==> design/flow/design.v <==
module convolution_core (
input clk,
input reset,
input [31:0] value0,
input [31:0] value1,
input [31:0] value2,
input [31:0] value3,
input [31:0] value4,
input [31:0] value5,
input [31:0] value6,
input [31:0] value7,
input [31:0] value8,
input caculating_start,
output reg caculating_done,
input res_done,
output reg [31:0] ret
);
	parameter kernel0 = 8'd1;
	parameter kernel1 = 8'd2;
	parameter kernel2 = 8'd3;
	parameter kernel3 = 8'd4;
	parameter kernel4 = 8'd5;
	parameter kernel5 = 8'd6;
	parameter kernel6 = 8'd7;
	parameter kernel7 = 8'd8;
	parameter kernel8 = 8'd9;
	reg [31:0] Add0,Add1,Add2,Add3,Add4,Add5,Add6,Add7,Add8;
	reg [1:0] status;
	reg [31:0] reg_31, reg_32, reg_33;
	always @(posedge clk) begin
		if (reset) begin
			status <= 2'b00;
			ret <= 32'hffffffff;
			caculating_done <= 1'b0;
		end else if (status == 2'b00 && caculating_start) begin
			Add0 <= value0 * kernel0;
			Add1 <= value1 * kernel1;
			Add2 <= value2 * kernel2;
			Add3 <= value3 * kernel3;
			Add4 <= value4 * kernel4;
			Add5 <= value5 * kernel5;
			Add6 <= value6 * kernel6;
			Add7 <= value7 * kernel7;
			Add8 <= value8 * kernel8;
			status <= 1'b01;
		end else if (status == 2'b01 && caculating_start) begin
			reg_31 <= Add0+Add1+Add2;
			reg_32 <= Add3+Add4+Add5;
			reg_33 <= Add6+Add7+Add8;
			status <= 2'b10;
		end else if (status == 2'b10 && caculating_start) begin
			ret <= reg_31 + reg_32 + reg_33;
			status <= 2'b11;  
			caculating_done <= 1'b1;
		end else  if (caculating_start == 1'b0)begin
			caculating_done <= 1'b0;
			status <= 2'b00;
		end
	end 
endmodule
`timescale 1 ps / 1 ps
module chris_slave (
		input  wire [3:0]  avs_s0_address,      
		input  wire        avs_s0_read,         
		output wire [31:0] avs_s0_readdata,     
		input  wire        avs_s0_write,        
		input  wire [31:0] avs_s0_writedata,    
		output wire        avs_s0_waitrequest,  
		input  wire        clock_clk,           
		input  wire        reset_reset,         
		output wire        LEDR                 
	);
	reg [31:0] reg_out;
	assign avs_s0_readdata = reg_out;
   reg			Reg_Status_Read;
   reg			Reg_Status_Write;
	reg 			reg_write_done;
	reg 			reg_read_done;
   reg [31:0] 		reg_value[8:0];
	reg 				led_out;
	reg [31:0] reg_res;
   assign avs_s0_waitrequest = Reg_Status_Read&Reg_Status_Write;
	assign LEDR = led_out;
	reg reg_module_caculation_end;
	reg reg_modue_caculating_start;
	reg reg_module_end;
	reg reg_module_start;
   convolution_core instance_convolution(.clk(clock_clk),
	.reset(reset_reset),
	.value0(reg_value[0]),
	.value1(reg_value[1]),
	.value2(reg_value[2]),
	.value3(reg_value[3]),
	.value4(reg_value[4]),
	.value5(reg_value[5]),
	.value6(reg_value[6]),
	.value7(reg_value[7]),
	.value8(reg_value[8]),
	.caculating_start(reg_modue_caculating_start),
	.caculating_done(reg_module_caculation_end),
	.res_done(reg_module_end),
	.ret(reg_res)
	);
	 reg [3:0] reg_current_status, reg_next_status;
	 parameter IDLE = 4'b0001;
    parameter CALCULATING = 4'b0010;
    parameter WAITTING = 4'b0100;
    parameter FINISH = 4'b1000;
	 always@(posedge clock_clk)
    begin
        if(reset_reset)
            reg_current_status <= IDLE;
        else
            reg_current_status <= reg_next_status;
    end
    always@(reg_current_status or reg_read_done or reg_module_caculation_end or reg_write_done or reset_reset)
    begin
        if(reset_reset)
            reg_next_status = IDLE;
        else
        begin
            case(reg_current_status)
                IDLE:reg_next_status = reg_read_done?CALCULATING:IDLE;
                CALCULATING:reg_next_status = reg_module_caculation_end?WAITTING:CALCULATING;
                WAITTING:reg_next_status = reg_write_done?FINISH:WAITTING;
                FINISH: reg_next_status = IDLE;
                default: reg_next_status = IDLE;
            endcase
        end
    end
	 always@(posedge clock_clk) begin
		if (reset_reset) begin
			led_out <= 1'b0;
			reg_module_start<= 1'b0;
			reg_module_end	<= 1'b0;
			reg_modue_caculating_start <= 1'b0;
		end else begin
		case(reg_current_status)
			IDLE: begin
				reg_module_start<= 1'b0;
				reg_module_end	<= 1'b0;
				reg_modue_caculating_start <= 1'b0;
			end
			CALCULATING: begin
				led_out <= 1'b1;
				reg_module_start <= 1'b1;
				reg_modue_caculating_start <= 1'b1;
			end
			WAITTING:begin
				reg_modue_caculating_start <= 1'b0;
				reg_module_end <= 1'b1;
			end
			FINISH:begin
				reg_module_start <= 1'b0;
				reg_module_end	<= 1'b0;
				reg_modue_caculating_start <= 1'b0;
				led_out <= 1'b0;
			end
			default:begin
			end
		endcase
	 end 
	 end
	always @(posedge clock_clk)
	  if (reset_reset) begin
			Reg_Status_Write <= 1'b1;
			reg_read_done <= 1'b0;
			reg_value[0] <= 32'h00000000;
			reg_value[1] <= 32'h00000000;
			reg_value[2] <= 32'h00000000;
			reg_value[3] <= 32'h00000000;
			reg_value[4] <= 32'h00000000;
			reg_value[5] <= 32'h00000000;
			reg_value[6] <= 32'h00000000;
			reg_value[7] <= 32'h00000000;
			reg_value[8] <= 32'h00000000;			
	  end else if (!avs_s0_waitrequest && avs_s0_write) begin
			case (avs_s0_address[3:0])
				4'b0000: reg_value[0] <= avs_s0_writedata;
				4'b0001: reg_value[1] <= avs_s0_writedata;
				4'b0010: reg_value[2] <= avs_s0_writedata;
				4'b0011: reg_value[3] <= avs_s0_writedata;
				4'b0100: reg_value[4] <= avs_s0_writedata;
				4'b0101: reg_value[5] <= avs_s0_writedata;
				4'b0110: reg_value[6] <= avs_s0_writedata;
				4'b0111: reg_value[7] <= avs_s0_writedata;
				4'b1000:begin
					reg_value[8] <= avs_s0_writedata;
					reg_read_done <= 1'b1;  
				end
			endcase		
			Reg_Status_Write <= 1'b1;
	  end else if (avs_s0_waitrequest && avs_s0_write)begin
			Reg_Status_Write <= 1'b0;
	  end else begin
			if(reg_module_end) begin
				reg_read_done <= 1'b0;
			end 
			Reg_Status_Write <= 1'b1;	
	  end
   always @(posedge clock_clk)
	if (reset_reset) begin
		Reg_Status_Read <= 1'b1;	
		reg_write_done <= 1'b0;
		reg_out <= 32'hffffffff;
	end else if (!avs_s0_waitrequest && avs_s0_read) begin
		Reg_Status_Read <= 1'b1;
		reg_write_done <= 1'b1;	
	end else if(avs_s0_waitrequest && avs_s0_read && reg_current_status == WAITTING) begin
		case (avs_s0_address[3:0])
				4'b0000: reg_out <= reg_value[0];
				4'b0001: reg_out <= reg_value[1];
				4'b0010: reg_out <= reg_value[2];
				4'b0011: reg_out <= reg_value[3];
				4'b0100: reg_out <= reg_value[4];
				4'b0101: reg_out <= reg_value[5];
				4'b0110: reg_out <= reg_value[6];
				4'b0111: reg_out <= reg_value[7];
				4'b1000: reg_out <= reg_value[8];
				4'b1001: reg_out <= reg_res;
			default:reg_out <= 32'hffffffff;
		endcase
		Reg_Status_Read <= 1'b0;	
	end else begin
		Reg_Status_Read <= 1'b1;
		if (reg_module_end) begin
			reg_write_done <= 1'b0;
		end
	end
endmodule
==> design/flow/run.sh <==
#!/bin/bash
# the make line also repeats each setting of config.mk as NAME=value (left out here)
make -C /OpenROAD-flow-scripts/flow DESIGN_CONFIG=/design/flow/config.mk WORK_HOME=/design/flow/orfs CLKGATE_MAP_FILE= finish
==> design/flow/config.mk <==
export PLATFORM = sky130hd
export DESIGN_NAME = chris_slave
export DESIGN_NICKNAME = chris_slave
export VERILOG_FILES = /design/flow/design.v
export SDC_FILE = /design/flow/constraint.sdc
export NUM_CORES = 4
export LEC_CHECK = 0
export CAP_MARGIN = 20
export CORE_MARGIN = 7
export CORE_UTILIZATION = 22
export CTS_CLUSTER_DIAMETER = 178
export CTS_CLUSTER_SIZE = 22
export GPL_ROUTABILITY_DRIVEN = 0
export PLACE_DENSITY_LB_ADDON = 0.18
export SLEW_MARGIN = 25
==> design/flow/constraint.sdc <==
create_clock -name core_clock -period 2.76 [get_ports {clock_clk}]
set_input_delay 0.5520 -clock core_clock [delete_from_list [all_inputs] [get_ports {clock_clk}]]
set_output_delay 0.5520 -clock core_clock [all_outputs]
set_load 0.01 [all_outputs]
==> run notes, run 1 <==
run metrics: GRT overflow=0, hold violation count in the final report=0, slew margin rel.=39.4%, drt first pass iters=8, Hold WS=0.177 ns, switching share of power=23.2%, setup ws final=-0.982 ns, f_max=0.267 GHz, CP max FO=3, XOR-XNOR Cells, Area Fraction=4.98%, CP Depth=13, P per Cell Area=339 nW/um2, total CTS buffers=39, Comb gate area=24800 um2, CTS tree=yes, fa+ha+maj area frac=17.2%, Switch Pwr=4.41 mW, crit start category=register, Vias/cell=4.57, Hold Crit Start=reset_reset, most common cell in the netlist=nand2_1, Setup crit end=instance_convolution.Add6[29]$_DFFE_PP_, synth unique cells=75, wire per inst=20.6 um, CTS Sinks=744, largest net degree at the start of global routing=114, later-pin clock latency in the skew report=0.65 ns, sequential power=11.5 mW, Worst-path clk slew=0.10 ns, Syn Inst Count=4175, sequential power share=60.6%, Clk power=6.82 mW, die height=449 um, Placed Cells=7299, Critical Path Max Stage Delay=0.61 ns, Hold Path Sink=instance_convolution.caculating_done$_SDFFE_PP0P_, nets=5445, Final min period=3.74 ns, root buffer cell=clkbuf_16, Final Setup Violations=136, DP HPWL=120000 um, hold crit path type=input pin to register, Setup Skew=0.0292 ns, combinational group power=657 uW, CTS HTree Levels=2, # fillers=19500, Synth Area in Simple Gates=13.0%, worst r2r dst=instance_convolution.Add6[29]$_DFFE_PP_, Slowest-stage cell, CP=fa_2, CTS max path bufs=3, num rows=159, most used flip-flop cell=edfxtp_1, combinational fraction of design power=3.5%, Worst Path Buf+Inv=1, Synth top area share=27.2%, Synth flops=744, Max-Cap Viols=0, most area-hungry cell type in the Yosys netlist=edfxtp_1, Top Family by Delay on Critical Path=AND-OR/OR-AND gates, hold_buf cts=0, Critical Path AT=4.13 ns, Non-Filler Instances=7454, VDD IR-drop max=0.357 mV, chip width=449 um, port bufs=73, Initial DRC Count=2573, Chip Area, Yosys=41700 um2, first-pass GRT wire length=224000 um, fp_density=22.2%, mux frac, synth=0.0990%, total die size=202000 um2, R2R Setup Slk=-0.98 ns, layout check failures=negative setup slack, antenna violations before repair=8, via count=34000, AO/OA Area Share=17.4%, crit path cell chain=buf_6 > fa_2 > ha_4 > a211oi_4 > nor2_2 > a311o_1 > o311a_1 > o31a_1 > o221ai_2 > nand3b_1 > o211ai_1 > a31oi_1 > xnor2_1, synthesized cell area=41700 um2, Total GRT Usage=14.6%, final WL=154000 um, largest combinational cell category by area=AND-OR/OR-AND gates, Post-synth EDFFs=377, Post-DRT Antenna Nets=0, Post-synth top cells=nand2_1 (776), a21oi_1 (520), edfxtp_1 (377), status=complete, but fails checks, ys cells=4175, DRC=0, Largest cells by area=edfxtp_1 (27%), dfxtp_1 (18%), ha_1 (9.8%), leakage=23.2 nW, vias in the first global route=34300, element type at the critical path end=register, RSZ-0062 raised after global routing=yes, period utilization=136%, Worst Path Required=3.15 ns, synth warn=4, Mapped Nets=4696, Clock Power Share=35.9%, Syn-to-layout area delta=34.4%, Setup TNS=-55.68 ns, pins over their slew limit=0, Pint=14.6 mW, RR Startpoint=reg_value[6][2]$_SDFFE_PP0P_, hold path depth=2, Core Area=188000 um2, Tool Warnings=35, Power Total=19.0 mW, Mean Syn Cell Area=9.99 um2, Worst-Margin Slew=0.909 ns, Register Area=18700 um2, Async S/R FF share, synth=0%, Seq share, synth=44.8%, Pwr top=sequential cells, Worst setup startpoint=reg_value[6][2]$_SDFFE_PP0P_, setup slack after placement=-1.27 ns, Boundary Pins=74, Register-to-Register Path Depth=13, Crit Path Class=register to register
-- layer usage --
| metal | part of all wire [%] | up-vias | global-route usage [%] |
|---|---|---|---|
| li1 | - | 16500 | - |
| met3 | 4.1 | 148 | 1.60 |
| met4 | 2.9 | 0 | 3.96 |
| met2 | 45 | 677 | 23.6 |
| met5 | 0 | - | 0 |
| met1 | 48 | 16700 | 20.8 |
-- per-stage QoR --
step	instance area [um2]	util, %
6_report	56000	29.8
5_1_grt	56000	29.8
4_1_cts	55000	29.2
3_5_place_dp	51100	27.2
3_3_place_gp	51100	27.2
2_1_floorplan	41700	-
-- timing repair --
item | 4_1_cts | 5_1_grt
resized | 503 | 184
setup endpoints to repair | 165 | 160
hold endpoints to repair | 0 | 0
pin swaps | 291 | 201
setup buffers | 69 | 46
-- final cells by class --
cell class	count	share of cell area (%)
Antenna cell	5	0.0223
Tap cell	2495	5.57
Inverter	83	0.583
Sequential cell	744	33.5
Clock buffer	71	2.07
Multi-Input combinational cell	3156	44.3
Timing Repair Buffer	900	14.0
==> run 2, diff against run 1 <==
CAP_MARGIN = 5   (was 20)
CELL_PAD_IN_SITES_DETAIL_PLACEMENT = 1   (was unset)
CORE_MARGIN = 6   (was 7)
CORE_UTILIZATION = 40   (was 22)
CTS_CLUSTER_DIAMETER = 291   (was 178)
CTS_CLUSTER_SIZE = 15   (was 22)
GPL_ROUTABILITY_DRIVEN = unset   (was 0)
HOLD_SLACK_MARGIN = 0.19   (was unset)
MAX_ROUTING_LAYER = met4   (was unset)
PLACE_DENSITY_LB_ADDON = unset   (was 0.18)
SETUP_SLACK_MARGIN = 1.83   (was unset)
SLEW_MARGIN = 20   (was 25)
clock period = 6.85 ns   (was 2.76 ns; I/O delays follow)
==> run notes, run 2 <==
run metrics: status=no timing/DRC/antenna violations, hold_buf cts=0 (unchanged), Setup Skew=0.0309 ns (+0.00167 ns), DRC=0 (unchanged), Core Area=102000 um2 (-45%), Mapped Nets=4696 (unchanged), vias in the first global route=34000 (-0.91%), synthesized cell area=41700 um2 (unchanged), setup ws final=2.42 ns (+3.40 ns), combinational fraction of design power=2.6% (-0.9 points), Setup TNS=0 ns (+55.68 ns), via count=33100 (-2.7%), Non-Filler Instances=5574 (-25%), antenna violations before repair=12 (+4), Initial DRC Count=3118 (+21%), wire per inst=24.8 um (+20%), Clock Power Share=39.6% (+3.7 points), Synth Area in Simple Gates=13.0% (unchanged), root buffer cell=clkbuf_16, synth unique cells=75 (unchanged), Top Metal Used=met4, # fillers=11500 (-41%), leakage=18.7 nW (-19%), ys cells=4175 (unchanged), fa+ha+maj area frac=17.2% (unchanged), Resized cells post-CTS=0 (-100%), largest net degree at the start of global routing=113 (-0.88%), Placed Cells=5464 (-25%), combinational group power=205 uW (-69%), sequential power share=57.9% (-2.7 points), most area-hungry cell type in the Yosys netlist=edfxtp_1, switching share of power=22.4% (-0.81 points), num rows=117 (-26%), CTS HTree Levels=2 (unchanged), Final min period=4.43 ns (+0.689 ns), XOR-XNOR Cells, Area Fraction=4.98% (unchanged), Power Total=8.03 mW (-58%), hold path depth=0 (-2), Hold WS=0.450 ns (+0.273 ns), final WL=138000 um (-10%), crit path cell chain=fa_1 > ha_1 > o21ai_0 > o21ai_0 > a21oi_1 > a211oi_1 > o2111ai_1 > a31oi_1 > o21a_1 > o31ai_1 > mux2i_1 > nand3_1, hold crit path type=register to register, most common cell in the netlist=nand2_1, Worst-path clk slew=0.07 ns (-0.03 ns), Pwr top=sequential cells, Critical Path AT=4.71 ns (+0.58 ns), total CTS buffers=55 (+41%), met2 wire len=60800 um (-12%), RR Startpoint=instance_convolution.Add8[4]$_DFFE_PP_, largest combinational cell category by area=AND-OR/OR-AND gates, sequential power=4.65 mW (-60%), mux frac, synth=0.0990% (unchanged), period utilization=64.7% (-71 points), pins over their slew limit=0 (unchanged), crit start category=register, f_max=0.226 GHz (-16%), CTS Sinks=744 (unchanged), worst r2r dst=instance_convolution.reg_33[30]$_DFFE_PP_, Worst-Margin Slew=1.06 ns (+0.147 ns), Synth flops=744 (unchanged), element type at the critical path end=register, hold violation count in the final report=0 (unchanged), CP Depth=12 (-1), port bufs=73 (unchanged), slew margin rel.=29.5% (-9.9 points), Setup crit end=instance_convolution.reg_33[30]$_DFFE_PP_, later-pin clock latency in the skew report=0.66 ns (about the same), Clk power=3.18 mW (-53%), Pint=6.23 mW (-57%), Post-synth EDFFs=377 (unchanged), Slowest-stage cell, CP=a211oi_1, RD Place Congestion=0.936, Total GRT Usage=24.6% (+10 points), Top Family by Delay on Critical Path=AND-OR/OR-AND gates, nets=4674 (-14%), P per Cell Area=177 nW/um2 (-48%), Chip Area, Yosys=41700 um2 (unchanged), synth warn=4 (unchanged), most used flip-flop cell=edfxtp_1, Critical Path Max Stage Delay=0.63 ns (+0.02 ns), VDD IR-drop max=0.198 mV (-45%), Worst Path Buf+Inv=0 (-1), Syn Inst Count=4175 (unchanged), CTS max path bufs=3 (unchanged), Post-synth top cells=nand2_1 (776), a21oi_1 (520), edfxtp_1 (377), Max-Cap Viols=0 (unchanged), Synth top area share=27.2% (unchanged), chip width=335 um (-25%), Post-DRT Antenna Nets=0 (unchanged), DP HPWL=104000 um (-14%), total die size=112000 um2 (-44%), Syn-to-layout area delta=9.10%, Boundary Pins=74 (unchanged), cell mode on critical path=o21ai_0, CP max FO=4 (+1), postcts setup bufs=0 (-100%), Register-to-Register Path Depth=12 (-1), Hold Path Sink=instance_convolution.reg_32[0]$_DFFE_PP_, RSZ-0062 raised after global routing=no, CTS tree=yes, AO/OA Area Share=17.4% (unchanged), Mean Syn Cell Area=9.99 um2 (unchanged), Hold Crit Start=instance_convolution.Add4[0]$_DFFE_PP_, Vias/cell=5.94 (+30%), Detail Route met3 WL=13500 um (+110%), GRT overflow=0 (unchanged), Async S/R FF share, synth=0% (unchanged), wire length on met1=60200 um (-19%), Switch Pwr=1.80 mW (-59%), Tool Warnings=29 (-17%), Worst Path Required=7.13 ns (+3.98 ns), Crit Path Class=register to register, drt first pass iters=6 (-2), fp_density=40.7% (+19 points), Seq share, synth=44.8% (unchanged), Worst setup startpoint=instance_convolution.Add8[4]$_DFFE_PP_, Largest cells by area=edfxtp_1 (27%), dfxtp_1 (18%), ha_1 (9.8%), R2R Setup Slk=2.42 ns (+3.40 ns), setup slack after placement=2.23 ns (+3.50 ns), die height=335 um (-25%), first-pass GRT wire length=208000 um (-7.5%), Final Setup Violations=0 (-100%)
## run 2: area by class of cell
cell class,count,area [um2],area share [%]
multi-input combinational,3156,22100,48.6
sequential,744,18700,41.0
tap,1368,1710,3.76
clock buffer,100,1570,3.44
timing repair buffer,113,1070,2.35
inverter,83,312,0.685
clock inverter,3,33.8,0.0743
antenna,7,17.5,0.0385
## run 2: metal layers
metal	vias up	global-route usage (%)
li1	15000	-
met5	-	-
met4	0	5.78
met3	214	6.17
met2	1195	37.6
met1	16700	33.3
## run 2: stage by stage
stage          cell area [um2]  utilization [%]
2_1_floorplan            41700                -
3_3_place_gp             43800             42.8
3_5_place_dp             43900             42.8
4_1_cts                  45500             44.4
5_1_grt                  45500             44.4
6_report                 45500             44.4
==> run 3, diff against run 2 <==
CAP_MARGIN = 0   (was 5)
CELL_PAD_IN_SITES_DETAIL_PLACEMENT = 0   (was 1)
CORE_MARGIN = 2   (was 6)
CORE_UTILIZATION = 72   (was 40)
CTS_CLUSTER_DIAMETER = 190   (was 291)
CTS_CLUSTER_SIZE = 39   (was 15)
GPL_ROUTABILITY_DRIVEN = 1   (was unset)
HOLD_SLACK_MARGIN = 0.28   (was 0.19)
MAX_ROUTING_LAYER = unset   (was met4)
PLACE_DENSITY = 0.64   (was unset)
SETUP_SLACK_MARGIN = 0.0   (was 1.83)
SLEW_MARGIN = 10   (was 20)
TNS_END_PERCENT = 20   (was unset)
clock period = 2.12 ns   (was 6.85 ns; I/O delays follow)
==> run notes, run 3 <==
run metrics: Synth top area share=27.2% (unchanged), DP HPWL=103000 um (-0.64%), XOR-XNOR Cells, Area Fraction=4.98% (unchanged), Placed Cells=5719 (+4.7%), most area-hungry cell type in the Yosys netlist=edfxtp_1, Largest cells by area=edfxtp_1 (27%), dfxtp_1 (18%), ha_1 (9.8%), synth warn=4 (unchanged), Total GRT Usage=72.7%, chip width=245 um (-27%), total CTS buffers=23 (-58%), synthesized cell area=41700 um2 (unchanged), Chip Area, Yosys=41700 um2 (unchanged), CTS HTree Levels=1 (-1), Syn Inst Count=4175 (unchanged), Mean Syn Cell Area=9.99 um2 (unchanged), status=aborted with a tool error, Seq share, synth=44.8% (unchanged), AO/OA Area Share=17.4% (unchanged), CTS max path bufs=3 (unchanged), Mapped Nets=4696 (unchanged), RD Place Congestion=1.00 (+6.8%), largest combinational cell category by area=AND-OR/OR-AND gates, root buffer cell=clkbuf_16, port bufs=73 (unchanged), fa+ha+maj area frac=17.2% (unchanged), GRT overflow=13, mux frac, synth=0.0990% (unchanged), Error=[ERROR GRT-0232] Routing congestion too high. Check the congestion heatmap in the GUI., fp_density=72.5% (+32 points), synth unique cells=75 (unchanged), die height=245 um (-27%), Post-synth top cells=nand2_1 (776), a21oi_1 (520), edfxtp_1 (377), Synth flops=744 (unchanged), most used flip-flop cell=edfxtp_1, most common cell in the netlist=nand2_1, Async S/R FF share, synth=0% (unchanged), CTS Sinks=744 (unchanged), ys cells=4175 (unchanged), Post-synth EDFFs=377 (unchanged), Boundary Pins=74 (unchanged), Core Area=57500 um2 (-44%), total die size=59800 um2 (-47%), Synth Area in Simple Gates=13.0% (unchanged), num rows=88 (-25%), Stopped at=global routing (5_1_grt)
run 3: what timing repair did:
item	CTS
setup buffers	74
pin swaps	227
hold endpoints to repair	18
gates resized	421
hold buffers	1
endpoints found under the setup margin	230
run 3: layer usage:
metal	GRT overflow	global-route usage (%)
met1	0	73.9
met2	1	91.9
met3	6	55.8
met4	6	68.7
met5	0	17.2
run 3: per-stage QoR:
step,area [um2],setup slack (ns),utilization (%),power (mW)
after floorplan,41800,-1.28,-,15.7
after CTS,53100,-1.50,92.5,22.2
after detailed placement,50100,-1.68,87.1,16.1
after global placement,50100,-1.60,87.1,16.1
==> run 4, diff against run 3 <==
CAP_MARGIN = 20   (was 0)
CELL_PAD_IN_SITES_DETAIL_PLACEMENT = unset   (was 0)
CORE_UTILIZATION = 70   (was 72)
CTS_CLUSTER_DIAMETER = unset   (was 190)
CTS_CLUSTER_SIZE = 14   (was 39)
GPL_ROUTABILITY_DRIVEN = unset   (was 1)
HOLD_SLACK_MARGIN = unset   (was 0.28)
PLACE_DENSITY = unset   (was 0.64)
SETUP_SLACK_MARGIN = unset   (was 0.0)
SLEW_MARGIN = 20   (was 10)
TNS_END_PERCENT = unset   (was 20)
clock period = 3.54 ns   (was 2.12 ns; I/O delays follow)
==> run notes, run 4 <==
run metrics: status=complete, but fails checks, layout check failures=negative setup slack, Synth Area in Simple Gates=13.0% (unchanged), chip width=248 um (+1.4%), placed cell areas=44400 um2 (-11%), Worst-path clk slew=0.06 ns, Clk power=8.27 mW, Synth top area share=27.2% (unchanged), RSZ-0062 raised after global routing=yes, hold violation count in the final report=0, cell mode on critical path=o31a_1, worst r2r dst=instance_convolution.reg_32[28]$_DFFE_PP_, pins over their slew limit=0, Top Family by Delay on Critical Path=AND-OR/OR-AND gates, largest combinational cell category by area=AND-OR/OR-AND gates, fa+ha+maj area frac=17.2% (unchanged), GRT overflow=0, Synth flops=744 (unchanged), mux frac, synth=0.0990% (unchanged), Boundary Pins=74 (unchanged), f_max=0.265 GHz, Hold Path Sink=instance_convolution.reg_32[0]$_DFFE_PP_, DP HPWL=90300 um (-12%), Mapped Nets=4696 (unchanged), Chip Area, Yosys=41700 um2 (unchanged), XOR-XNOR Cells, Area Fraction=4.98% (unchanged), VDD IR-drop max=0.471 mV, Critical Path AT=4.14 ns, sequential power=9.00 mW, largest net degree at the start of global routing=128, vias in the first global route=33100, R2R Setup Slk=-0.23 ns, nets=4890, most common cell in the netlist=nand2_1, Largest cells by area=edfxtp_1 (27%), dfxtp_1 (18%), ha_1 (9.8%), drt first pass iters=10, Slowest-stage cell, CP=fa_1, root buffer cell=clkbuf_16, Max-Cap Viols=0, synth warn=4 (unchanged), Tool Warnings=40, antenna violations before repair=8, Async S/R FF share, synth=0% (unchanged), total die size=61500 um2 (+2.8%), period utilization=107%, P per Cell Area=369 nW/um2, Final Setup Violations=9, Syn-to-layout area delta=15.0%, Core Area=58900 um2 (+2.5%), RD Place Congestion=0.960 (-4.1%), crit start category=register, Seq share, synth=44.8% (unchanged), RR Startpoint=instance_convolution.Add3[2]$_DFFE_PP_, Post-synth EDFFs=377 (unchanged), die height=248 um (+1.4%), Setup Skew=0.0194 ns, Vias/cell=6.66, crit path cell chain=fa_1 > ha_2 > inv_2 > fa_2 > nor2b_4 > o31a_1 > nand4_1 > a31oi_4 > a311o_1 > a211oi_2 > o31a_1 > o21bai_1 > a21oi_2 > xnor2_1, Post-DRT Antenna Nets=0, synth unique cells=75 (unchanged), Syn Inst Count=4175 (unchanged), num rows=89 (+1.1%), Clock Power Share=46.8%, port bufs=73 (unchanged), wire per inst=24.9 um, Hold Crit Start=instance_convolution.Add4[0]$_DFFE_PP_, switching share of power=21.4%, via count=34700, Post-synth top cells=nand2_1 (776), a21oi_1 (520), edfxtp_1 (377), Register-to-Register Path Depth=14, first-pass GRT wire length=192000 um, synthesized cell area=41700 um2 (unchanged), ys cells=4175 (unchanged), combinational group power=417 uW, CP max FO=3, Switch Pwr=3.78 mW, final instance area=47900 um2, later-pin clock latency in the skew report=0.62 ns, Crit Path Class=register to register, CP Depth=14, Pint=13.9 mW, Power Total=17.7 mW, hold crit path type=register to register, most used flip-flop cell=edfxtp_1, element type at the critical path end=register, AO/OA Area Share=17.4% (unchanged), setup ws final=-0.235 ns, hold path depth=0, total CTS buffers=77 (+230%), Worst-Margin Slew=1.07 ns, slew margin rel.=28.4%, Initial DRC Count=4383, Setup crit end=instance_convolution.reg_32[28]$_DFFE_PP_, hold_buf cts=0 (-1), final WL=130000 um, leakage=20.3 nW, Final min period=3.77 ns, Mean Syn Cell Area=9.99 um2 (unchanged), CTS max path bufs=3 (unchanged), CTS Sinks=744 (unchanged), Critical Path Max Stage Delay=0.56 ns, Setup TNS=-1.23 ns, most area-hungry cell type in the Yosys netlist=edfxtp_1, fp_density=70.8% (-1.8 points), Total GRT Usage=41.9%, Pwr top=sequential cells, DRC=0, combinational fraction of design power=2.4%, Worst setup startpoint=instance_convolution.Add3[2]$_DFFE_PP_, Worst Path Buf+Inv=1, CTS HTree Levels=3 (+2), sequential power share=50.9%, Worst Path Required=3.90 ns, final core utilization=81.4%, CTS tree=yes
## run 4: layout make-up
cell class / count / area [um2]
Antenna cell: 2 / 5.00
Timing Repair Buffer: 307 / 2690
Tap cell: 773 / 967
Sequential cell: 744 / 18700
Fill cell: 3641 / 11000
Clock inverter: 26 / 260
Inverter: 83 / 324
Clock buffer: 114 / 2270
Multi-Input combinational cell: 3156 / 22700
## run 4: what timing repair did
| action | in CTS | in global routing |
|---|---|---|
| pin swaps | 53 | 95 |
| gates resized | 58 | 104 |
| setup buffers | 23 | 19 |
| endpoints found under the setup margin | 40 | 70 |
## run 4: per-stage QoR
step | cells | setup slack [ns] | hold WS [ns]
floorplan | 4175 | -0.147 | 0.400
global route | 5203 | -0.360 | 0.452
finish | 5205 | -0.235 | 0.449
CTS | 5189 | -0.121 | 0.447
detailed placement | 5026 | -0.319 | 0.439
global placement | 5026 | -0.192 | 0.406
## run 4: metal layers
| metal | share of wire, % | GRT usage (%) |
|---|---|---|
| met5 | 0.063 | 0 |
| met4 | 3.5 | 13.6 |
| met3 | 16 | 15.0 |
| met2 | 42 | 61.7 |
| met1 | 38 | 57.8 |
==> run 5, diff against run 4 <==
CAP_MARGIN = 0   (was 20)
CELL_PAD_IN_SITES_DETAIL_PLACEMENT = 0   (was unset)
CORE_UTILIZATION = 72   (was 70)
CTS_CLUSTER_DIAMETER = 190   (was unset)
CTS_CLUSTER_SIZE = 31   (was 14)
GPL_ROUTABILITY_DRIVEN = 1   (was unset)
HOLD_SLACK_MARGIN = -0.09   (was unset)
PLACE_DENSITY = 0.64   (was unset)
SETUP_SLACK_MARGIN = 0.0   (was unset)
SLEW_MARGIN = 10   (was 20)
TNS_END_PERCENT = 20   (was unset)
clock period = 2.1 ns   (was 3.54 ns; I/O delays follow)
==> run notes, run 5 <==
run metrics: largest combinational cell category by area=AND-OR/OR-AND gates, Synth Area in Simple Gates=13.0% (unchanged), Error=[ERROR GRT-0232] Routing congestion too high. Check the congestion heatmap in the GUI., die height=245 um (-1.4%), status=aborted with a tool error, hold_buf cts=0 (unchanged), Chip Area, Yosys=41700 um2 (unchanged), total die size=59800 um2 (-2.7%), RD Place Congestion=1.00 (+4.3%), most area-hungry cell type in the Yosys netlist=edfxtp_1, total CTS buffers=27 (-65%), Async S/R FF share, synth=0% (unchanged), fp_density=72.5% (+1.8 points), Largest cells by area=edfxtp_1 (27%), dfxtp_1 (18%), ha_1 (9.8%), CTS HTree Levels=1 (-2), DP HPWL=107000 um (+18%), Synth top area share=27.2% (unchanged), Mean Syn Cell Area=9.99 um2 (unchanged), CTS Sinks=744 (unchanged), CTS max path bufs=3 (unchanged), num rows=88 (-1.1%), GRT overflow=30, AO/OA Area Share=17.4% (unchanged), Post-synth EDFFs=377 (unchanged), Boundary Pins=74 (unchanged), chip width=245 um (-1.4%), mux frac, synth=0.0990% (unchanged), Core Area=57500 um2 (-2.4%), fa+ha+maj area frac=17.2% (unchanged), Syn Inst Count=4175 (unchanged), port bufs=73 (unchanged), Mapped Nets=4696 (unchanged), synth unique cells=75 (unchanged), XOR-XNOR Cells, Area Fraction=4.98% (unchanged), Stopped at=global routing (5_1_grt), most used flip-flop cell=edfxtp_1, most common cell in the netlist=nand2_1, ys cells=4175 (unchanged), root buffer cell=clkbuf_16, Post-synth top cells=nand2_1 (776), a21oi_1 (520), edfxtp_1 (377), Placed Cells=5750 (+14%), synth warn=4 (unchanged), Total GRT Usage=77.3%, Synth flops=744 (unchanged), Seq share, synth=44.8% (unchanged), synthesized cell area=41700 um2 (unchanged)
==> run 5: routing by layer <==
metal	GRT overflow	track usage [%]
met3	8	63.7
met1	0	77.0
met5	1	29.5
met4	11	75.0
met2	10	94.1
==> run 5: repair_timing <==
item,CTS
setup buffers,63
pin swaps,235
gates resized,411
setup endpoints to repair,235
==> run 5: per-stage QoR <==
stage               hold WS, ns  worst slack, ns  instance area [um2]  power (mW)
detailed placement        0.407            -1.84                50400        16.3
global placement          0.409            -1.71                50400        16.2
floorplan                 0.400            -1.30                41800        15.8
CTS                      0.0689            -1.68                53400        22.9
==> run 6, diff against run 5 <==
ABC_AREA = 1   (was unset)
CAP_MARGIN = 20   (was 0)
CELL_PAD_IN_SITES_DETAIL_PLACEMENT = unset   (was 0)
CELL_PAD_IN_SITES_GLOBAL_PLACEMENT = 1   (was unset)
CORE_UTILIZATION = 40   (was 72)
CTS_CLUSTER_SIZE = unset   (was 31)
GPL_ROUTABILITY_DRIVEN = unset   (was 1)
HOLD_SLACK_MARGIN = unset   (was -0.09)
MIN_ROUTING_LAYER = met1   (was unset)
PLACE_DENSITY = unset   (was 0.64)
SETUP_SLACK_MARGIN = unset   (was 0.0)
SLEW_MARGIN = 20   (was 10)
TNS_END_PERCENT = unset   (was 20)
clock period = 6.0 ns   (was 2.1 ns; I/O delays follow)
==> run notes, run 6 <==
run metrics: RR Startpoint=instance_convolution.Add5[2]$_DFFE_PP_, XOR-XNOR Cells, Area Fraction=3.34% (-1.6 points), Register-to-Register Path Depth=14, Pwr top=clock, Post-synth EDFFs=377 (unchanged), Tool Warnings=35, setup ws final=2.21 ns, combinational fraction of design power=3.2%, CTS Sinks=744 (unchanged), hold path depth=0, RD Place Congestion=0.952 (-4.8%), Syn Inst Count=5687 (+36%), first-pass GRT wire length=279000 um, Synth Area in Simple Gates=20.6% (+7.6 points), later-pin clock latency in the skew report=0.69 ns, status=no timing/DRC/antenna violations, Async S/R FF share, synth=0% (unchanged), fa+ha+maj area frac=15.6% (-1.7 points), cell mode on critical path=nand2_1, Top Family by Delay on Critical Path=adder cells, CP max FO=4, Slowest-stage cell, CP=xor2_1, most used flip-flop cell=edfxtp_1, combinational group power=352 uW, CP Depth=14, Hold WS=0.429 ns, die height=344 um (+41%), RSZ-0062 raised after global routing=no, Setup TNS=0 ns, Total GRT Usage=33.3%, Post-DRT Antenna Nets=0, Power Total=11.1 mW, hold_buf cts=0 (unchanged), Post-synth top cells=nand2_1 (1197), nor2_1 (660), a21oi_1 (557), Resized cells post-CTS=0 (-100%), Pint=8.51 mW, Setup Skew=0.0345 ns, Seq share, synth=40.4% (-4.4 points), GRT overflow=0, root buffer cell=clkbuf_16, f_max=0.264 GHz, CTS HTree Levels=3 (+2), final WL=199000 um, chip width=344 um (+41%), Critical Path AT=4.13 ns, element type at the critical path end=register, crit path cell chain=fa_1 > ha_1 > inv_1 > fa_1 > inv_1 > nand3_1 > nand2_1 > nand2_1 > nand2_1 > nand2_1 > nand2_1 > nand3_1 > nand2_1 > xor2_1, Largest cells by area=edfxtp_1 (25%), dfxtp_1 (16%), nand2_1 (9.7%), Vias/cell=5.53, Clock Power Share=48.9%, antenna violations before repair=14, vias in the first global route=37700, Setup crit end=instance_convolution.reg_32[20]$_DFFE_PP_, nets=6229, synth unique cells=41 (-45%), P per Cell Area=217 nW/um2, leakage=21.7 nW, Critical Path Max Stage Delay=0.71 ns, synthesized cell area=46200 um2 (+11%), setup slack after placement=1.82 ns (+3.66 ns), Hold Path Sink=instance_convolution.Add3[18]$_DFFE_PP_, Switch Pwr=2.62 mW, Final min period=3.79 ns, DP HPWL=161000 um (+51%), final instance area=51300 um2, VDD IR-drop max=0.176 mV, worst r2r dst=instance_convolution.reg_32[20]$_DFFE_PP_, hold violation count in the final report=0, Placed Cells=7130 (+24%), ys cells=5687 (+36%), switching share of power=23.6%, Boundary Pins=74 (unchanged), CTS max path bufs=3 (unchanged), total die size=118000 um2 (+97%), largest net degree at the start of global routing=200, Comb gate area=24700 um2, most area-hungry cell type in the Yosys netlist=edfxtp_1, Synth flops=744 (unchanged), wire per inst=27.2 um, Clk power=5.45 mW, total CTS buffers=88 (+230%), synth warn=4 (unchanged), DRC=0, pins over their slew limit=0, Core Area=115000 um2 (+99%), fp_density=40.3% (-32 points), Worst Path Buf+Inv=2, Worst setup startpoint=instance_convolution.Add5[2]$_DFFE_PP_, Max-Cap Viols=0, crit start category=register, # fillers=11600, Synth top area share=24.5% (-2.6 points), sequential power=5.33 mW, final core utilization=44.8%, sequential power share=47.9%, largest combinational cell category by area=simple AND/OR/NAND/NOR gates, Worst-Margin Slew=1.15 ns, Non-Filler Instances=7301, port bufs=73 (unchanged), Chip Area, Yosys=46200 um2 (+11%), Register Area=18700 um2, R2R Setup Slk=2.21 ns, Mean Syn Cell Area=8.12 um2 (-19%), Crit Path Class=register to register, Hold Crit Start=reg_value[3][16]$_SDFFE_PP0P_, hold crit path type=register to register, period utilization=63.1%, mux frac, synth=0% (-0.099 points), Worst-path clk slew=0.06 ns, Syn-to-layout area delta=11.2%, AO/OA Area Share=13.9% (-3.5 points), drt first pass iters=6, postcts setup bufs=0 (-100%), via count=40400, Mapped Nets=6208 (+32%), most common cell in the netlist=nand2_1, slew margin rel.=23.3%, Initial DRC Count=4201, num rows=124 (+41%), Final Setup Violations=0, CTS tree=yes, placed cell areas=48400 um2 (-3.9%), Worst Path Required=6.34 ns
[run 6: final cells by class]
type | count | area share, %
clock buffer | 118 | 4.78
inverter | 576 | 4.23
timing repair buffer | 96 | 1.89
antenna | 7 | 0.0341
tap | 1512 | 3.68
multi-input combinational | 4202 | 48.2
clock inverter | 46 | 0.853
sequential | 744 | 36.4
[run 6: routing by layer]
layer  global-route usage (%)  wire length [um]  vias to the layer above
met1                     46.8             88800                    19500
met3                     4.46             12700                      235
li1                         -                 -                    19200
met5                        0                13                        -
met4                     10.9              7270                        2
met2                     53.1             89900                     1413
==> run 7, diff against run 6 <==
CELL_PAD_IN_SITES_GLOBAL_PLACEMENT = unset   (was 1)
CORE_UTILIZATION = 70   (was 40)
CTS_CLUSTER_DIAMETER = 354   (was 190)
CTS_CLUSTER_SIZE = 15   (was unset)
MIN_ROUTING_LAYER = unset   (was met1)
clock period = 3.1 ns   (was 6.0 ns; I/O delays follow)
==> run notes, run 7 <==
run metrics: Post-synth EDFFs=377 (unchanged), setup ws final=0.0766 ns (-2.14 ns), Power Total=17.9 mW (+61%), period utilization=97.5% (+34 points), RSZ-0062 raised after global routing=no, Total GRT Usage=50.4% (+17 points), Worst setup startpoint=instance_convolution.Add8[19]$_DFFE_PP_, Crit Path Class=register to register, CP Depth=10 (-4), largest combinational cell category by area=simple AND/OR/NAND/NOR gates, Async S/R FF share, synth=0% (unchanged), chip width=261 um (-24%), Slowest-stage cell, CP=fa_1, RD Place Congestion=1.14 (+20%), die height=261 um (-24%), Top Family by Delay on Critical Path=adder cells, fp_density=70.5% (+30 points), DP HPWL=134000 um (-17%), hold violation count in the final report=0 (unchanged), Hold WS=0.356 ns (-0.0723 ns), sequential power=10.3 mW (+93%), Worst-Margin Slew=1.17 ns (+0.0232 ns), mux frac, synth=0% (unchanged), Setup Skew=0.0241 ns (-0.0103 ns), Clk power=6.92 mW (+27%), Synth flops=744 (unchanged), num rows=94 (-24%), CP max FO=4 (unchanged), Setup crit end=instance_convolution.reg_33[28]$_DFFE_PP_, Worst-path clk slew=0.07 ns (about the same), R2R Setup Slk=0.08 ns (-2.14 ns), Syn Inst Count=5687 (unchanged), CTS Sinks=744 (unchanged), hold path depth=3 (+3), via count=43900 (+8.6%), CTS max path bufs=3 (unchanged), status=no timing/DRC/antenna violations, sequential power share=57.5% (+9.6 points), synth unique cells=41 (unchanged), largest net degree at the start of global routing=297 (+49%), Mean Syn Cell Area=8.12 um2 (unchanged), fa+ha+maj area frac=15.6% (unchanged), total die size=68000 um2 (-42%), CTS tree=yes, ys cells=5687 (unchanged), Vias/cell=6.62 (+20%), Critical Path Max Stage Delay=0.54 ns (-0.17 ns), port bufs=73 (unchanged), switching share of power=23.1% (-0.46 points), Final min period=3.02 ns (-0.763 ns), Pint=13.8 mW (+62%), P per Cell Area=362 nW/um2 (+67%), Post-synth top cells=nand2_1 (1197), nor2_1 (660), a21oi_1 (557), synth warn=4 (unchanged), cell mode on critical path=nand2_1, total CTS buffers=55 (-38%), wire per inst=26.2 um (-3.7%), Synth top area share=24.5% (unchanged), root buffer cell=clkbuf_16, Chip Area, Yosys=46200 um2 (unchanged), vias in the first global route=40600 (+7.6%), # fillers=4699 (-59%), Final Setup Violations=0 (unchanged), Seq share, synth=40.4% (unchanged), synthesized cell area=46200 um2 (unchanged), XOR-XNOR Cells, Area Fraction=3.34% (unchanged), first-pass GRT wire length=252000 um (-9.9%), VDD IR-drop max=0.471 mV (+170%), Worst Path Buf+Inv=0 (-2), nets=6234 (+0.080%), Hold Crit Start=reset_reset, leakage=21.2 nW (-2.2%), RR Startpoint=instance_convolution.Add8[19]$_DFFE_PP_, Register-to-Register Path Depth=10 (-4), Syn-to-layout area delta=7.24%, element type at the critical path end=register, setup slack after placement=0.113 ns (-1.71 ns), DRC=0 (unchanged), slew margin rel.=22.0% (-1.3 points), later-pin clock latency in the skew report=0.65 ns (-0.04 ns), Switch Pwr=4.14 mW (+58%), final WL=174000 um (-13%), most area-hungry cell type in the Yosys netlist=edfxtp_1, Clock Power Share=38.6% (-10 points), most common cell in the netlist=nand2_1, antenna violations before repair=18 (+4), GRT overflow=0 (unchanged), hold_buf cts=0 (unchanged), Critical Path AT=3.41 ns (-0.72 ns), Hold Path Sink=instance_convolution.ret[6]$_SDFFE_PP1P_, combinational fraction of design power=3.9% (+0.7 points), Synth Area in Simple Gates=20.6% (unchanged), Tool Warnings=32 (-8.6%), Core Area=65500 um2 (-43%), Initial DRC Count=8138 (+94%), hold crit path type=input pin to register, CTS HTree Levels=2 (-1), f_max=0.331 GHz (+25%), pins over their slew limit=0 (unchanged), drt first pass iters=11 (+5), Pwr top=sequential cells, Worst Path Required=3.48 ns (-2.86 ns), most used flip-flop cell=edfxtp_1, Mapped Nets=6208 (unchanged), worst r2r dst=instance_convolution.reg_33[28]$_DFFE_PP_, Boundary Pins=74 (unchanged), crit start category=register, Max-Cap Viols=0 (unchanged), crit path cell chain=fa_1 > ha_1 > a21oi_1 > o21ai_0 > a21oi_1 > nor2_1 > nor2_1 > nand2_1 > nand2_1 > nand2_1, Post-DRT Antenna Nets=0 (unchanged), Largest cells by area=edfxtp_1 (25%), dfxtp_1 (16%), nand2_1 (9.7%), combinational group power=696 uW (+98%), AO/OA Area Share=13.9% (unchanged)
-- run 7: stage by stage --
stage          setup TNS [ns]  utilization [%]  std cells  cell area (um2)
2_1_floorplan         -900.99                -       5687            46300
3_3_place_gp                0             73.2       6519            47900
3_5_place_dp                0             73.2       6519            47900
4_1_cts                     0             75.6       6618            49500
5_1_grt                     0             75.6       6619            49500
6_report                    0             75.6       6626            49500
-- run 7: area by class of cell --
type	count	area [um2]	area share, %
sequential	744	18700	37.7
tap	864	1080	2.18
clock inverter	2	17.5	0.0354
multi-input combinational	4202	24700	49.9
antenna	7	17.5	0.0354
clock buffer	97	1530	3.10
timing repair buffer	134	1310	2.64
inverter	576	2170	4.38
-- run 7: layer usage --
metal / up-vias / GRT usage [%] / wire [um]
li1: 19200 / - / -
met1: 20100 / 64.2 / 60200
met2: 3626 / 70.8 / 69000
met3: 956 / 20.1 / 29200
met4: 18 / 32.8 / 15200
met5: - / 0.427 / 187
-- run 7: repair_timing --
action	4_1_cts	5_1_grt
buffers inserted	0	1
resized	0	1
endpoints found under the setup margin	0	2
==> run 8, diff against run 7 <==
ABC_AREA = unset   (was 1)
CORE_UTILIZATION = 22   (was 70)
CTS_CLUSTER_DIAMETER = unset   (was 354)
CTS_CLUSTER_SIZE = unset   (was 15)
clock period = 9.47 ns   (was 3.1 ns; I/O delays follow)
==> run notes, run 8 <==
run metrics: largest combinational cell category by area=AND-OR/OR-AND gates, XOR-XNOR Cells, Area Fraction=4.98% (+1.6 points), RD Place Congestion=0.889 (-22%), Worst Path Required=10.00 ns (+6.52 ns), element type at the critical path end=register, GRT overflow=0 (unchanged), final WL=129000 um (-26%), Top Family by Delay on Critical Path=AND-OR/OR-AND gates, P per Cell Area=141 nW/um2 (-61%), vias in the first global route=31400 (-23%), # fillers=19700 (+320%), postcts setup bufs=0 (unchanged), Register Area=18700 um2 (unchanged), sequential power share=49.8% (-7.7 points), AO/OA Area Share=17.4% (+3.5 points), wire per inst=19.2 um (-27%), hold crit path type=register to register, Switch Pwr=1.49 mW (-64%), total CTS buffers=80 (+45%), met2 global-route usage=21.4% (-49 points), Mapped Nets=4696 (-24%), Register-to-Register Path Depth=13 (+3), setup slack after placement=4.86 ns (+4.74 ns), ys cells=4175 (-27%), later-pin clock latency in the skew report=0.67 ns (+0.02 ns), Final min period=4.43 ns (+1.41 ns), Post-synth top cells=nand2_1 (776), a21oi_1 (520), edfxtp_1 (377), Initial DRC Count=3509 (-57%), Post-DRT Antenna Nets=0 (unchanged), chip width=439 um (+68%), setup ws final=5.04 ns (+4.96 ns), synth warn=4 (unchanged), final instance area=48000 um2 (-3.1%), CTS max path bufs=3 (unchanged), Synth flops=744 (unchanged), Pint=5.27 mW (-62%), drt first pass iters=6 (-5), first-pass GRT wire length=194000 um (-23%), port bufs=73 (unchanged), Hold WS=0.432 ns (+0.0757 ns), DRC=0 (unchanged), nets=4700 (-25%), Max-Cap Viols=0 (unchanged), Clk power=3.26 mW (-53%), num rows=159 (+69%), Hold Path Sink=instance_convolution.reg_32[0]$_DFFE_PP_, worst r2r dst=instance_convolution.ret[31]$_SDFFE_PP1P_, RSZ-0062 raised after global routing=no, most area-hungry cell type in the Yosys netlist=edfxtp_1, Setup TNS=0 ns (unchanged), Syn-to-layout area delta=15.1%, fp_density=22.2% (-48 points), root buffer cell=clkbuf_16, combinational fraction of design power=2.1% (-1.8 points), Hold Crit Start=instance_convolution.Add4[0]$_DFFE_PP_, Synth Area in Simple Gates=13.0% (-7.6 points), Tool Warnings=26 (-19%), Worst-Margin Slew=1.07 ns (-0.102 ns), Boundary Pins=74 (unchanged), die height=439 um (+68%), hold path depth=0 (-3), sequential power=3.37 mW (-67%), leakage=19.3 nW (-9.1%), Slowest-stage cell, CP=fa_1, CP Depth=13 (+3), fa+ha+maj area frac=17.2% (+1.7 points), CTS tree=yes, most common cell in the netlist=nand2_1, Setup crit end=instance_convolution.ret[31]$_SDFFE_PP1P_, placed cell areas=45200 um2 (-5.7%), f_max=0.226 GHz (-32%), VDD IR-drop max=0.150 mV (-68%), Total GRT Usage=13.1% (-37 points), Seq share, synth=44.8% (+4.4 points), Largest cells by area=edfxtp_1 (27%), dfxtp_1 (18%), ha_1 (9.8%), status=no timing/DRC/antenna violations, Resized cells post-CTS=0 (unchanged), Chip Area, Yosys=41700 um2 (-9.7%), total die size=193000 um2 (+180%), Crit Path Class=register to register, Core Area=188000 um2 (+190%), Mean Syn Cell Area=9.99 um2 (+23%), slew margin rel.=28.8% (+6.8 points), crit path cell chain=fa_1 > ha_1 > fa_1 > a211oi_1 > nor2_1 > o31ai_1 > a311oi_1 > o211ai_1 > nand2_1 > a31oi_1 > o21ai_0 > mux2i_1 > nor2_1, synthesized cell area=41700 um2 (-9.7%), Comb gate area=22100 um2 (-11%), Critical Path Max Stage Delay=0.51 ns (-0.03 ns), Clock Power Share=48.1% (+9.5 points), busiest metal layer after global routing=met2, Pwr top=sequential cells, Async S/R FF share, synth=0% (unchanged), DP HPWL=96800 um (-28%), combinational group power=142 uW, pins over their slew limit=0 (unchanged), CP max FO=4 (unchanged), Setup Skew=0.0321 ns (+0.00795 ns), Post-synth EDFFs=377 (unchanged), Worst Path Buf+Inv=0 (unchanged), via count=32400 (-26%), switching share of power=22.1% (-1.0 points), crit start category=register, Critical Path AT=4.97 ns (+1.56 ns), GRT met3 Usage=1.99% (-18 points), antenna violations before repair=14 (-4), M1 GR Usage=17.7% (-46 points), hold violation count in the final report=0 (unchanged), CTS Sinks=744 (unchanged), CTS HTree Levels=3 (+1), most used flip-flop cell=edfxtp_1, R2R Setup Slk=5.04 ns (+4.96 ns), RR Startpoint=instance_convolution.reg_33[1]$_DFFE_PP_, Final Setup Violations=0 (unchanged), hold_buf cts=0 (unchanged), Worst-path clk slew=0.06 ns (about the same), Worst setup startpoint=instance_convolution.reg_33[1]$_DFFE_PP_, Syn Inst Count=4175 (-27%), largest net degree at the start of global routing=88 (-70%), Vias/cell=4.81 (-27%), Synth top area share=27.2% (+2.6 points), mux frac, synth=0.0990% (+0.099 points), synth unique cells=75 (+83%), period utilization=46.8% (-51 points)
==> run 8: through the flow <==
| stage | util (%) | total power [mW] | instances |
|---|---|---|---|
| after floorplan | - | 3.51 | 4175 |
| after global placement | 24.0 | 3.57 | 6591 |
| after detailed placement | 24.1 | 3.57 | 6592 |
| after CTS | 25.5 | 6.80 | 6742 |
| after global routing | 25.5 | 6.93 | 6743 |
| final | 25.5 | 6.76 | 6748 |
==> run 8: cell type report <==
cell class	instances	area share [%]
tap	2495	6.51
clock inverter	37	0.725
inverter	83	0.650
clock buffer	113	4.96
sequential	744	38.9
antenna	6	0.0313
multi-input combinational	3156	46.0
timing repair buffer	114	2.19
==> run 8: metal layers <==
layer,wire length (um),up-vias,part of all wire (%)
met5,0,-,0
met4,3760,0,2.9
met3,10500,184,8.1
met2,59300,1261,46
met1,55800,15900,43
li1,-,15100,-
==> run 9, diff against run 8 <==
CORE_UTILIZATION = 40   (was 22)
clock period = 3.13 ns   (was 9.47 ns; I/O delays follow)
==> run notes, run 9 <==
run metrics: die height=327 um (-26%), sequential power=10.2 mW (+200%), setup ws final=-0.651 ns (-5.69 ns), element type at the critical path end=register, root buffer cell=clkbuf_16, total die size=107000 um2 (-45%), fa+ha+maj area frac=17.2% (unchanged), RR Startpoint=instance_convolution.Add3[2]$_DFFE_PP_, via count=34700 (+6.8%), Core Area=103000 um2 (-45%), Final Setup Violations=70 (+70), switching share of power=22.1% (about the same), Non-Filler Instances=6121 (-9.3%), worst r2r dst=instance_convolution.reg_32[28]$_DFFE_PP_, largest net degree at the start of global routing=140 (+59%), synth warn=4 (unchanged), n_diodes=0 (-6), Boundary Pins=74 (unchanged), fp_density=40.3% (+18 points), Worst-path clk slew=0.06 ns (about the same), status=complete, but fails checks, mux frac, synth=0.0990% (unchanged), leakage=22.3 nW (+16%), Async S/R FF share, synth=0% (unchanged), Synth top area share=27.2% (unchanged), Worst Path Required=3.52 ns (-6.48 ns), combinational group power=520 uW (+270%), Placed Cells=5911 (-10%), sequential power share=50.0% (+0.2 points), Total GRT Usage=24.9% (+12 points), Critical Path Max Stage Delay=0.56 ns (+0.05 ns), layout check failures=negative setup slack, DRC=0 (unchanged), Syn-to-layout area delta=26.2%, DP HPWL=99000 um (+2.2%), GRT overflow=0 (unchanged), VDD IR-drop max=0.386 mV (+160%), period utilization=121% (+74 points), vias in the first global route=33300 (+5.8%), Hold Crit Start=reset_reset, Worst setup startpoint=instance_convolution.Add3[2]$_DFFE_PP_, setup slack after placement=-0.834 ns (-5.69 ns), hold path depth=3 (+3), Clock Power Share=47.5% (-0.6 points), slew margin rel.=38.4% (+9.6 points), Synth Area in Simple Gates=13.0% (unchanged), Hold WS=0.277 ns (-0.155 ns), Synth flops=744 (unchanged), crit start category=register, Clk power=9.67 mW (+200%), hold crit path type=input pin to register, cell mode on critical path=o31a_1, Max-Cap Viols=0 (unchanged), Vias/cell=5.66 (+18%), Chip Area, Yosys=41700 um2 (unchanged), Initial DRC Count=3619 (+3.1%), XOR-XNOR Cells, Area Fraction=4.98% (unchanged), CP max FO=3 (-1), first-pass GRT wire length=201000 um (+3.4%), most area-hungry cell type in the Yosys netlist=edfxtp_1, f_max=0.264 GHz (+17%), synthesized cell area=41700 um2 (unchanged), Worst-Margin Slew=0.924 ns (-0.145 ns), most used flip-flop cell=edfxtp_1, num rows=118 (-26%), drt first pass iters=5 (-1), total CTS buffers=80 (unchanged), antenna violations before repair=4 (-10), Slowest-stage cell, CP=fa_1, RSZ-0062 raised after global routing=yes, Setup Skew=0.0243 ns (-0.00779 ns), Final min period=3.78 ns (-0.653 ns), Mapped Nets=4696 (unchanged), CTS HTree Levels=3 (unchanged), Critical Path AT=4.17 ns (-0.80 ns), later-pin clock latency in the skew report=0.67 ns (about the same), crit path cell chain=fa_1 > ha_2 > inv_2 > fa_2 > nor2b_2 > o31a_1 > nand4_1 > a31oi_2 > a311o_1 > a211oi_2 > o31a_1 > o21bai_1 > a21oi_1 > xnor2_1, Post-synth top cells=nand2_1 (776), a21oi_1 (520), edfxtp_1 (377), chip width=327 um (-26%), RD Place Congestion=0.953 (+7.2%), Largest cells by area=edfxtp_1 (27%), dfxtp_1 (18%), ha_1 (9.8%), hold_buf cts=0 (unchanged), CTS tree=yes, Syn Inst Count=4175 (unchanged), hold violation count in the final report=0 (unchanged), CTS max path bufs=3 (unchanged), most common cell in the netlist=nand2_1, synth unique cells=75 (unchanged), CP Depth=14 (+1), wire per inst=22.2 um (+16%), Pwr top=sequential cells, largest combinational cell category by area=AND-OR/OR-AND gates, Hold Path Sink=Reg_Status_Read$_SDFF_PP1_, AO/OA Area Share=17.4% (unchanged), Top Family by Delay on Critical Path=AND-OR/OR-AND gates, Seq share, synth=44.8% (unchanged), pins over their slew limit=0 (unchanged), CTS Sinks=744 (unchanged), Pint=15.9 mW (+200%), nets=5194 (+11%), port bufs=73 (unchanged), Mean Syn Cell Area=9.99 um2 (unchanged), Setup crit end=instance_convolution.reg_32[28]$_DFFE_PP_, combinational fraction of design power=2.6% (+0.5 points), Worst Path Buf+Inv=1 (+1), Post-DRT Antenna Nets=0 (unchanged), P per Cell Area=387 nW/um2 (+170%), Crit Path Class=register to register, final core utilization=50.9% (+25 points), Register-to-Register Path Depth=14 (+1), ys cells=4175 (unchanged), R2R Setup Slk=-0.65 ns (-5.69 ns), Tool Warnings=33 (+27%), Switch Pwr=4.50 mW (+200%), Post-synth EDFFs=377 (unchanged), final WL=136000 um (+4.9%)
run 9: what timing repair did:
item / CTS / global route
endpoints found under the hold margin: 0 / 0
gates resized: 301 / 157
endpoints found under the setup margin: 114 / 112
gates cloned: 0 / 0
pin swaps: 211 / 147
buffers inserted: 39 / 36
run 9: through the flow:
step	total power [mW]	instance area (um2)	TNS, ns
after detailed placement	10.9	47400	-38.67
after floorplan	10.6	41700	-135.18
after global routing	20.9	52600	-25.48
after global placement	10.9	47400	-34.60
after CTS	20.4	51700	-15.24
final	20.4	52600	-17.23
run 9: area by class of cell:
class | instances | area (um2)
Clock buffer | 117 | 2370
Multi-Input combinational cell | 3156 | 24000
Tap cell | 1380 | 1730
Clock inverter | 33 | 294
Inverter | 83 | 327
Sequential cell | 744 | 18700
Fill cell | 9044 | 50900
Timing Repair Buffer | 608 | 5200
run 9: metal layers:
layer  routed length (um)  global-route usage, %  vias to the layer above
li1                     -                      -                    16100
met1                59900                   36.1                    16900
met2                59700                   38.5                     1444
met3                12400                   3.64                      207
met4                 3570                   7.10                        2
met5                   13                      0                        -
==> run 10, diff against run 9 <==
CAP_MARGIN = 15   (was 20)
CORE_UTILIZATION = 72   (was 40)
CTS_CLUSTER_DIAMETER = 91   (was unset)
CTS_CLUSTER_SIZE = 51   (was unset)
PLACE_DENSITY = 0.35   (was unset)
SETUP_SLACK_MARGIN = 0.51   (was unset)
clock period = 2.02 ns   (was 3.13 ns; I/O delays follow)
==> run notes, run 10 <==
run metrics: Post-synth top cells=nand2_1 (776), a21oi_1 (520), edfxtp_1 (377), synth warn=4 (unchanged), Synth top area share=27.2% (unchanged), Synth Area in Simple Gates=13.0% (unchanged), Core Area=57500 um2 (-44%), AO/OA Area Share=17.4% (unchanged), CTS HTree Levels=1 (-2), die height=245 um (-25%), CTS max path bufs=3 (unchanged), mux frac, synth=0.0990% (unchanged), Post-synth EDFFs=377 (unchanged), placed cell areas=50400 um2 (+6.3%), Stopped at=global routing (5_1_grt), Error=[ERROR DPL-0038] Utilization greater than 100%, impossible to legalize, total die size=59800 um2 (-44%), CTS Sinks=744 (unchanged), largest combinational cell category by area=AND-OR/OR-AND gates, Mapped Nets=4696 (unchanged), Largest cells by area=edfxtp_1 (27%), dfxtp_1 (18%), ha_1 (9.8%), most used flip-flop cell=edfxtp_1, Boundary Pins=74 (unchanged), hold_buf cts=0 (unchanged), DP HPWL=108000 um (+8.7%), fp_density=72.5% (+32 points), root buffer cell=clkbuf_16, ys cells=4175 (unchanged), Seq share, synth=44.8% (unchanged), num rows=88 (-25%), chip width=245 um (-25%), most area-hungry cell type in the Yosys netlist=edfxtp_1, synth unique cells=75 (unchanged), RD Place Congestion=1.00 (+5.1%), total CTS buffers=31 (-61%), Async S/R FF share, synth=0% (unchanged), Synth flops=744 (unchanged), Mean Syn Cell Area=9.99 um2 (unchanged), Chip Area, Yosys=41700 um2 (unchanged), Syn Inst Count=4175 (unchanged), XOR-XNOR Cells, Area Fraction=4.98% (unchanged), port bufs=73 (unchanged), fa+ha+maj area frac=17.2% (unchanged), most common cell in the netlist=nand2_1, synthesized cell area=41700 um2 (unchanged), status=aborted with a tool error
## run 10: timing repair
action / in CTS
gates resized: 510
setup buffers: 134
pin swaps: 270
endpoints found under the setup margin: 804
endpoints found under the hold margin: 0
## run 10: through the flow
step           util, %  instances  worst slack, ns
3_5_place_dp      87.7       5760            -1.80
2_1_floorplan        -       4175            -1.36
4_1_cts           95.6       5951            -1.71
3_3_place_gp      87.7       5760            -1.61
==> run 11, diff against run 10 <==
ABC_AREA = 1   (was unset)
CAP_MARGIN = 0   (was 15)
CELL_PAD_IN_SITES_DETAIL_PLACEMENT = 0   (was unset)
CTS_CLUSTER_DIAMETER = 357   (was 91)
CTS_CLUSTER_SIZE = 19   (was 51)
GPL_ROUTABILITY_DRIVEN = 0   (was unset)
PLACE_DENSITY = unset   (was 0.35)
PLACE_DENSITY_LB_ADDON = 0.04   (was unset)
SETUP_SLACK_MARGIN = 0.0   (was 0.51)
SLEW_MARGIN = 40   (was 20)
TNS_END_PERCENT = 85   (was unset)
clock period = 2.66 ns   (was 2.02 ns; I/O delays follow)
==> run notes, run 11 <==
run metrics: Final Setup Violations=20, fa+ha+maj area frac=15.6% (-1.7 points), R2R Setup Slk=-0.26 ns, element type at the critical path end=register, crit start category=register, Crit Path Class=register to register, status=complete, but fails checks, first-pass GRT wire length=245000 um, port bufs=73 (unchanged), P per Cell Area=389 nW/um2, hold path depth=3, pins over their slew limit=0, period utilization=110%, mux frac, synth=0% (-0.099 points), Non-Filler Instances=6777, Synth Area in Simple Gates=20.6% (+7.6 points), Placed Cells=6666 (+16%), Power Total=20.3 mW, Synth top area share=24.5% (-2.6 points), hold_buf cts=0 (unchanged), Vias/cell=6.67, synthesized cell area=46200 um2 (+11%), nets=6409, most common cell in the netlist=nand2_1, Mean Syn Cell Area=8.12 um2 (-19%), antenna violations before repair=6, Setup crit end=instance_convolution.reg_31[5]$_DFFE_PP_, Setup Skew=0.0368 ns, Worst Path Required=3.16 ns, num rows=92 (+4.5%), Synth flops=744 (unchanged), ys cells=5687 (+36%), largest combinational cell category by area=simple AND/OR/NAND/NOR gates, hold crit path type=input pin to register, most used flip-flop cell=edfxtp_1, combinational fraction of design power=4.4%, slew margin rel.=35.6%, CTS Sinks=744 (unchanged), AO/OA Area Share=13.9% (-3.5 points), chip width=257 um (+5.2%), Max-Cap Viols=0, most area-hungry cell type in the Yosys netlist=edfxtp_1, final core utilization=82.5%, Largest cells by area=edfxtp_1 (25%), dfxtp_1 (16%), nand2_1 (9.7%), CP max FO=3, VDD IR-drop max=0.495 mV, synth unique cells=41 (-45%), Syn Inst Count=5687 (+36%), synth warn=4 (unchanged), final WL=173000 um, Syn-to-layout area delta=12.9%, Worst-Margin Slew=0.963 ns, Core Area=63200 um2 (+10%), Async S/R FF share, synth=0% (unchanged), hold violation count in the final report=0, Clock Power Share=36.4%, drt first pass iters=13, cell mode on critical path=buf_4, Top Family by Delay on Critical Path=adder cells, Post-DRT Antenna Nets=0, root buffer cell=clkbuf_16, CTS HTree Levels=2 (+1), Register Area=18700 um2, leakage=22.1 nW, Hold Crit Start=reset_reset, Initial DRC Count=8638, DRC=0, CP Depth=9, Tool Warnings=33, Slowest-stage cell, CP=fa_1, Final min period=2.92 ns, Setup TNS=-1.42 ns, DP HPWL=129000 um (+20%), f_max=0.342 GHz, fp_density=73.1% (+0.54 points), setup ws final=-0.260 ns, combinational group power=899 uW, Hold Path Sink=Reg_Status_Write$_SDFF_PP1_, XOR-XNOR Cells, Area Fraction=3.34% (-1.6 points), Worst setup startpoint=instance_convolution.Add1[1]$_DFFE_PP_, crit path cell chain=fa_1 > ha_2 > inv_2 > fa_2 > o21ai_2 > buf_6 > buf_4 > xor2_1 > buf_4, Worst-path clk slew=0.09 ns, Mapped Nets=6208 (+32%), die height=257 um (+5.2%), Worst Path Buf+Inv=4, Post-synth EDFFs=377 (unchanged), RR Startpoint=instance_convolution.Add1[1]$_DFFE_PP_, Pint=15.6 mW, Chip Area, Yosys=46200 um2 (+11%), sequential power=12.0 mW, CTS max path bufs=3 (unchanged), # fillers=3936, wire per inst=25.5 um, placed cell areas=49400 um2 (-2.0%), via count=45200, Clk power=7.39 mW, Seq share, synth=40.4% (-4.4 points), Register-to-Register Path Depth=9, Boundary Pins=74 (unchanged), Comb gate area=25900 um2, Critical Path AT=3.42 ns, CTS tree=yes, later-pin clock latency in the skew report=0.64 ns, Switch Pwr=4.71 mW, largest net degree at the start of global routing=125, Pwr top=sequential cells, final instance area=52100 um2, RSZ-0062 raised after global routing=yes, GRT overflow=0, Total GRT Usage=49.5%, total die size=66200 um2 (+11%), sequential power share=59.1%, layout check failures=negative setup slack, total CTS buffers=45 (+45%), Post-synth top cells=nand2_1 (1197), nor2_1 (660), a21oi_1 (557), Critical Path Max Stage Delay=0.58 ns, switching share of power=23.2%, worst r2r dst=instance_convolution.reg_31[5]$_DFFE_PP_, vias in the first global route=40800
-- run 11: cell type report --
cell class,instances,share of cell area [%]
repair buffers,319,5.60
well taps,846,2.03
multi-input cells,4202,49.8
diodes,6,0.0288
flip-flops and latches,744,35.9
inverters,576,4.16
clock inverters,2,0.0480
clock buffers,82,2.51
-- run 11: through the flow --
stage,worst slack [ns],hold WS [ns]
after floorplan,-2.84,0.400
after global placement,-0.102,0.410
after detailed placement,-0.170,0.417
after CTS,-0.0476,0.316
after global routing,-0.204,0.337
final,-0.260,0.331
-- run 11: timing repair --
item / CTS / global route
buffers inserted: 4 / 17
resized: 25 / 313
cloned: 0 / 0
endpoints found under the hold margin: 0 / 0
pin swaps: 3 / 51
endpoints found under the setup margin: 36 / 111
-- run 11: routing by layer --
layer  track usage (%)  routed length, um
met5                 0                102
met4              31.7              16000
met3              18.6              30500
met2              68.5              68100
met1              65.2              58200
Power is estimated from default activity; no workload was simulated.
